==> inputs of v2 <==
// simon2share
module simon2share(clk, data_ina, data_inb, data_rdy, cipher_out, Done);
make LEC_CHECK=0 CAP_MARGIN=15 CELL_PAD_IN_SITES_GLOBAL_PLACEMENT=0 CORE_MARGIN=2 CORE_UTILIZATION=71 CTS_CLUSTER_DIAMETER=323 MAX_ROUTING_LAYER=met4 SETUP_SLACK_MARGIN=-0.15 SLEW_MARGIN=20 finish   # period 2.53 ns
run.sh (not shown) runs the stock make flow with config.mk's settings and CLKGATE_MAP_FILE=.
==> v8 (differences from v2) <==
==> flow/config.mk (replaced) <==
export PLATFORM = sky130hd
export DESIGN_NAME = simon2share
export DESIGN_NICKNAME = simon2share
export VERILOG_FILES = /design/flow/design.v
export SDC_FILE = /design/flow/constraint.sdc
export NUM_CORES = 4
export LEC_CHECK = 0
export ABC_AREA = 1
export CAP_MARGIN = 0
export CORE_MARGIN = 2
export CORE_UTILIZATION = 72
export CTS_CLUSTER_SIZE = 95
export PLACE_DENSITY = 0.6
export SETUP_SLACK_MARGIN = -0.12
export SLEW_MARGIN = 20
==> flow/constraint.sdc (replaced) <==
create_clock -name core_clock -period 2.19 [get_ports {clk}]
set_input_delay 0.4380 -clock core_clock [delete_from_list [all_inputs] [get_ports {clk}]]
set_output_delay 0.4380 -clock core_clock [all_outputs]
set_load 0.01 [all_outputs]
==> v16 (differences from v2) <==
--- a/flow/config.mk
+++ b/flow/config.mk
@@ -8,8 +8,11 @@
 export CAP_MARGIN = 15
 export CELL_PAD_IN_SITES_GLOBAL_PLACEMENT = 0
+export CORE_ASPECT_RATIO = 1.79
 export CORE_MARGIN = 2
-export CORE_UTILIZATION = 71
+export CORE_UTILIZATION = 28
 export CTS_CLUSTER_DIAMETER = 323
+export HOLD_SLACK_MARGIN = 0.01
 export MAX_ROUTING_LAYER = met4
-export SETUP_SLACK_MARGIN = -0.15
+export PLACE_DENSITY = 0.77
+export SETUP_SLACK_MARGIN = 0.33
 export SLEW_MARGIN = 20
==> flow/constraint.sdc (replaced) <==
create_clock -name core_clock -period 3.17 [get_ports {clk}]
set_input_delay 0.6340 -clock core_clock [delete_from_list [all_inputs] [get_ports {clk}]]
set_output_delay 0.6340 -clock core_clock [all_outputs]
set_load 0.01 [all_outputs]
==> summary of the runs <==
v2 completed, yet does not pass: setup timing. v8 completed and failed the layout checks on setup timing. v16 completed without violations.
Non-clock buffer count: v8 is higher than v2 (124).
Final area is about the same in v8 and v16.
The lowest setup slack belongs to v8, the highest to v16.
Sequential share of layout area: v2 is higher than v8 (1.7 points).

* * *

==> build 49 <==
==> flow/design.v <==
module p_datapath
	(clk, counter, data_ina, data_inb, data_rdy,key_ina, key_inb, cipher_out);
input clk, data_ina, data_inb;
input [1:0] data_rdy;
input [7:0] counter;
input [63:0] key_ina, key_inb;	
output [127:0] cipher_out;
wire [63:0] Xout_a, Xout_b, Yout_a, Yout_b;
data_share2 share_a(.clk(clk), .data_rdy(data_rdy), .counter(counter[0]), .data_in(data_ina), 
						 .key_in(key_ina), .X_out(Xout_a), .Y_out(Yout_a), .Y_in(Yout_b));				 
data_share2 share_b(.clk(clk), .data_rdy(data_rdy), .counter(counter[0]), .data_in(data_inb), 
						 .key_in(key_inb), .X_out(Xout_b), .Y_out(Yout_b), .Y_in(Yout_a));
wire [127:0] res1, res2;
reg sel1, sel2;
always @(*) begin
	if (134 <= counter) begin
		sel1 <= 1;
		sel2 <= 1;
	end
	else begin		
		sel1 <= 0;
		sel2 <= 0;
	end
end
quick_mux_128 SHARE_A_OUT_MUX_128( .in1({Xout_a, Yout_a}), .in2(128'd0), .out(res1), .sel(sel1) );
quick_mux_128 SHARE_B_OUT_MUX_128( .in1({Xout_b, Yout_b}), .in2(128'd0), .out(res2), .sel(sel2) );
assign cipher_out = res1 ^ res2;
endmodule  
module data_share2(clk, data_rdy, counter, data_in,key_in, X_out, Y_out, Y_in);
input clk, counter, data_in;
input [63:0] key_in;
input [1:0] data_rdy;	
input [63:0] Y_in;
output [63:0] X_out, Y_out;
reg [63:0] X, Y;
wire [63:0] XL1_1, XL2_1, XL8_1;
assign XL1_1 = {X[62:0], X[63]}; 
assign XL2_1 = {X[61:0], X[63:62]}; 
assign XL8_1 = {X[55:0], X[63:56]}; 
wire [63:0] YL1_1, YL8_2;
assign YL1_1 = {Y[62:0], Y[63]}; 
assign YL8_2 = {Y_in[55:0], Y_in[63:56]}; 
wire [63:0] sout1, sout2;
sub1 s1(Y, XL2_1, XL8_1, XL1_1, sout1);
sub1 s2(X, key_in, YL1_1, YL8_2, sout2);
always@(posedge clk)
begin
   if(data_rdy ==1) begin
		{X, Y} <= {data_in, X, Y[63:1]};
	end
	else if(data_rdy ==3) begin			
		if (counter == 1'b0) begin							
			X <= sout1 ;
			Y <= X;
		end
		else begin
			X <= sout2;
		end
	end
end
assign X_out = X;
assign Y_out = Y;
endmodule
module sub1(i1, i2, i3, i4, o1);
input [63:0] i1, i2, i3, i4;
output [63:0] o1;
wire [63:0] andout;
and4 a1(i3[3:0], i4[3:0], andout[3:0]);
and4 a2(i3[7:4], i4[7:4], andout[7:4]);
and4 a3(i3[11:8], i4[11:8], andout[11:8]);
and4 a4(i3[15:12], i4[15:12], andout[15:12]);
and4 a5(i3[19:16], i4[19:16], andout[19:16]);
and4 a6(i3[23:20], i4[23:20], andout[23:20]);
and4 a7(i3[27:24], i4[27:24], andout[27:24]);
and4 a8(i3[31:28], i4[31:28], andout[31:28]);
and4 a9(i3[35:32], i4[35:32], andout[35:32]);
and4 a10(i3[39:36], i4[39:36], andout[39:36]);
and4 a11(i3[43:40], i4[43:40], andout[43:40]);
and4 a12(i3[47:44], i4[47:44], andout[47:44]);
and4 a13(i3[51:48], i4[51:48], andout[51:48]);
and4 a14(i3[55:52], i4[55:52], andout[55:52]);
and4 a15(i3[59:56], i4[59:56], andout[59:56]);
and4 a16(i3[63:60], i4[63:60], andout[63:60]);
assign o1 = i1 ^ i2 ^ andout;
endmodule
module and4(a1, a2, andout);
input [3:0] a1,a2;
output [3:0] andout;
assign andout = a1 & a2;
endmodule
module quick_mux_128(in1, in2, out, sel);
input [127:0] in1,in2;
input sel;
output [127:0] out;
assign out = sel?(in1):in2;
endmodule	
`timescale 1ns / 1ps
module p_keysch10(clk, counter, data_in, data_rdy, key_out);
input clk, data_in;
input [1:0] data_rdy;
input [7:0] counter;
output [63:0] key_out;
reg [63:0] KX, KY;
localparam [0:67] Z = 68'b10101111011100000011010010011000101000010001111110010110110011101011;
localparam [63:0] c = 64'hfffffffffffffffc;
always@(posedge clk)
begin
	if(data_rdy == 2) begin
		{KX, KY} <= {data_in, KX, KY[63:1]};
	end
	else if(data_rdy == 3) begin
		if(counter[0] == 1'b1) begin
			KX <= c ^ Z[counter[7:1]] ^ KY ^ {KX[2:0],KX[63:3]} ^ {KX[3:0],KX[63:4]};
			KY <= KX;
		end
	end
end
assign key_out = KY ;
endmodule
`timescale 1ns / 1ps
module p_keysch11(clk, counter, data_in, data_rdy, key_out);
input clk, data_in;
input [1:0] data_rdy;
input [7:0] counter;
output [63:0] key_out;
reg [63:0] KX, KY;
always@(posedge clk)
begin
	if(data_rdy ==2) begin
		{KX, KY} <= {data_in, KX, KY[63:1]};
	end
	else if(data_rdy ==3) begin
		if(counter[0] == 1'b1) begin
			KX <= KY ^ {KX[2:0],KX[63:3]} ^ {KX[3:0],KX[63:4]};
			KY <= KX;
		end
	end
end
assign key_out = KY ;
endmodule
`timescale 1ns / 1ps
module simon2share(clk, data_ina, data_inb, data_rdy, cipher_out, Done);
input clk;
input data_ina, data_inb;
input [1:0] data_rdy;
output [127:0] cipher_out;
output reg Done;
reg [7:0] counter;
wire [63:0] keya, keyb;
always@(posedge clk)
begin
	if(data_rdy==0) begin
		counter <= 0;
	end
	else if(data_rdy ==3) begin			
		counter <= counter + 1;
	end
end
always @(posedge clk) begin
	if(data_rdy == 3 && (counter == 135))
		Done <= 1;			
	else
		Done <= 0;
end
p_datapath mydatapath(.clk(clk), .counter(counter), 
							 .data_ina(data_ina), .data_inb(data_inb),
							 .data_rdy(data_rdy), 
							 .key_ina(keya), .key_inb(keyb), 
							 .cipher_out(cipher_out));
p_keysch10 mykeysch_a(.clk(clk), .counter(counter), 
							 .data_in(data_ina), .data_rdy(data_rdy), .key_out(keya));
p_keysch11 mykeysch_b(.clk(clk), .counter(counter), 
							 .data_in(data_inb), .data_rdy(data_rdy), .key_out(keyb));						 
endmodule
==> flow/run.sh <==
#!/bin/bash
# the make line also repeats each setting of config.mk as NAME=value (left out here)
make -C /OpenROAD-flow-scripts/flow DESIGN_CONFIG=/design/flow/config.mk WORK_HOME=/design/flow/orfs CLKGATE_MAP_FILE= finish
==> flow/config.mk <==
export PLATFORM = sky130hd
export DESIGN_NAME = simon2share
export DESIGN_NICKNAME = simon2share
export VERILOG_FILES = /design/flow/design.v
export SDC_FILE = /design/flow/constraint.sdc
export NUM_CORES = 4
export LEC_CHECK = 0
export CAP_MARGIN = 15
export CELL_PAD_IN_SITES_GLOBAL_PLACEMENT = 0
export CORE_MARGIN = 2
export CORE_UTILIZATION = 72
export CTS_CLUSTER_DIAMETER = 377
export CTS_CLUSTER_SIZE = 14
export HOLD_SLACK_MARGIN = 0.29
export MAX_ROUTING_LAYER = met5
export PLACE_DENSITY = 0.78
export SETUP_SLACK_MARGIN = -0.15
export SLEW_MARGIN = 20
==> flow/constraint.sdc <==
create_clock -name core_clock -period 2.5 [get_ports {clk}]
set_input_delay 0.5000 -clock core_clock [delete_from_list [all_inputs] [get_ports {clk}]]
set_output_delay 0.5000 -clock core_clock [all_outputs]
set_load 0.01 [all_outputs]
==> inputs of build 37, as changes to build 49 <==
- CAP_MARGIN: 15 -> 20
- CELL_PAD_IN_SITES_GLOBAL_PLACEMENT: 0 -> unset
- CORE_UTILIZATION: 72 -> 40
- CTS_CLUSTER_DIAMETER: 377 -> unset
- CTS_CLUSTER_SIZE: 14 -> unset
- HOLD_SLACK_MARGIN: 0.29 -> unset
- MAX_ROUTING_LAYER: met5 -> unset
- PLACE_DENSITY: 0.78 -> 0.6
- SETUP_SLACK_MARGIN: -0.15 -> unset
==> flow/constraint.sdc (replaced) <==
create_clock -name core_clock -period 4.5 [get_ports {clk}]
set_input_delay 0.9000 -clock core_clock [delete_from_list [all_inputs] [get_ports {clk}]]
set_output_delay 0.9000 -clock core_clock [all_outputs]
set_load 0.01 [all_outputs]
==> inputs of build 38, as changes to build 49 <==
- CAP_MARGIN: 15 -> 20
- CELL_PAD_IN_SITES_GLOBAL_PLACEMENT: 0 -> unset
- CORE_UTILIZATION: 72 -> 61
- CTS_CLUSTER_DIAMETER: 377 -> unset
- CTS_CLUSTER_SIZE: 14 -> unset
- HOLD_SLACK_MARGIN: 0.29 -> unset
- MAX_ROUTING_LAYER: met5 -> unset
- PLACE_DENSITY: 0.78 -> 0.6
- SETUP_SLACK_MARGIN: -0.15 -> 0.51
==> flow/constraint.sdc (replaced) <==
create_clock -name core_clock -period 3.86 [get_ports {clk}]
set_input_delay 0.7720 -clock core_clock [delete_from_list [all_inputs] [get_ports {clk}]]
set_output_delay 0.7720 -clock core_clock [all_outputs]
set_load 0.01 [all_outputs]
==> results <==
metric	build 37	build 49	build 38
Tightest Pin Transition	1.034 ns	0.7629 ns	1.031 ns
First-pass GRT wire length	137.6 mm	142.1 mm	134.3 mm
Clock network area share	0.05029	0.03207	0.05001
Status	timing/DRC/antenna clean	failed layout checks	timing/DRC/antenna clean
Layout check failures	-	negative setup slack	-
Termination of the worst setup path	cipher_out[99]	cipher_out[77]	cipher_out[31]
Worst hold slack	0.6079 ns	0.6202 ns	0.5462 ns
Buf+Inv Stages, Crit Path	3	5	2
Global-route met3 utilization	0.02811	0.07603	0.04397
Number of buffers inserted during clock tree synthesis	60	43	58
Startpoint of the worst-slack reg-to-reg timing path	counter[3]	counter[3]	counter[0]
Cell area power density	624.9 nW/µm²	1117 nW/µm²	732.5 nW/µm²
Combinational fraction of the cell area	0.4377	0.4422	0.4418
Hold Crit Start	mykeysch_a.KY[30]	mykeysch_b.KY[4]	data_rdy[0]
Internal power	14.36 mW	24.97 mW	16.75 mW
Setup Skew	0.01389 ns	0.01863 ns	0.01419 ns
Core Footprint	80,680 µm²	45,090 µm²	52,760 µm²
Flop-to-flop setup slack	2.04 ns	0.02 ns	1.34 ns
Post-layout nets	3,412	3,542	3,417
Hold path cells	2	2	3
No activity file was given, so power comes from the tool's default toggle rates.
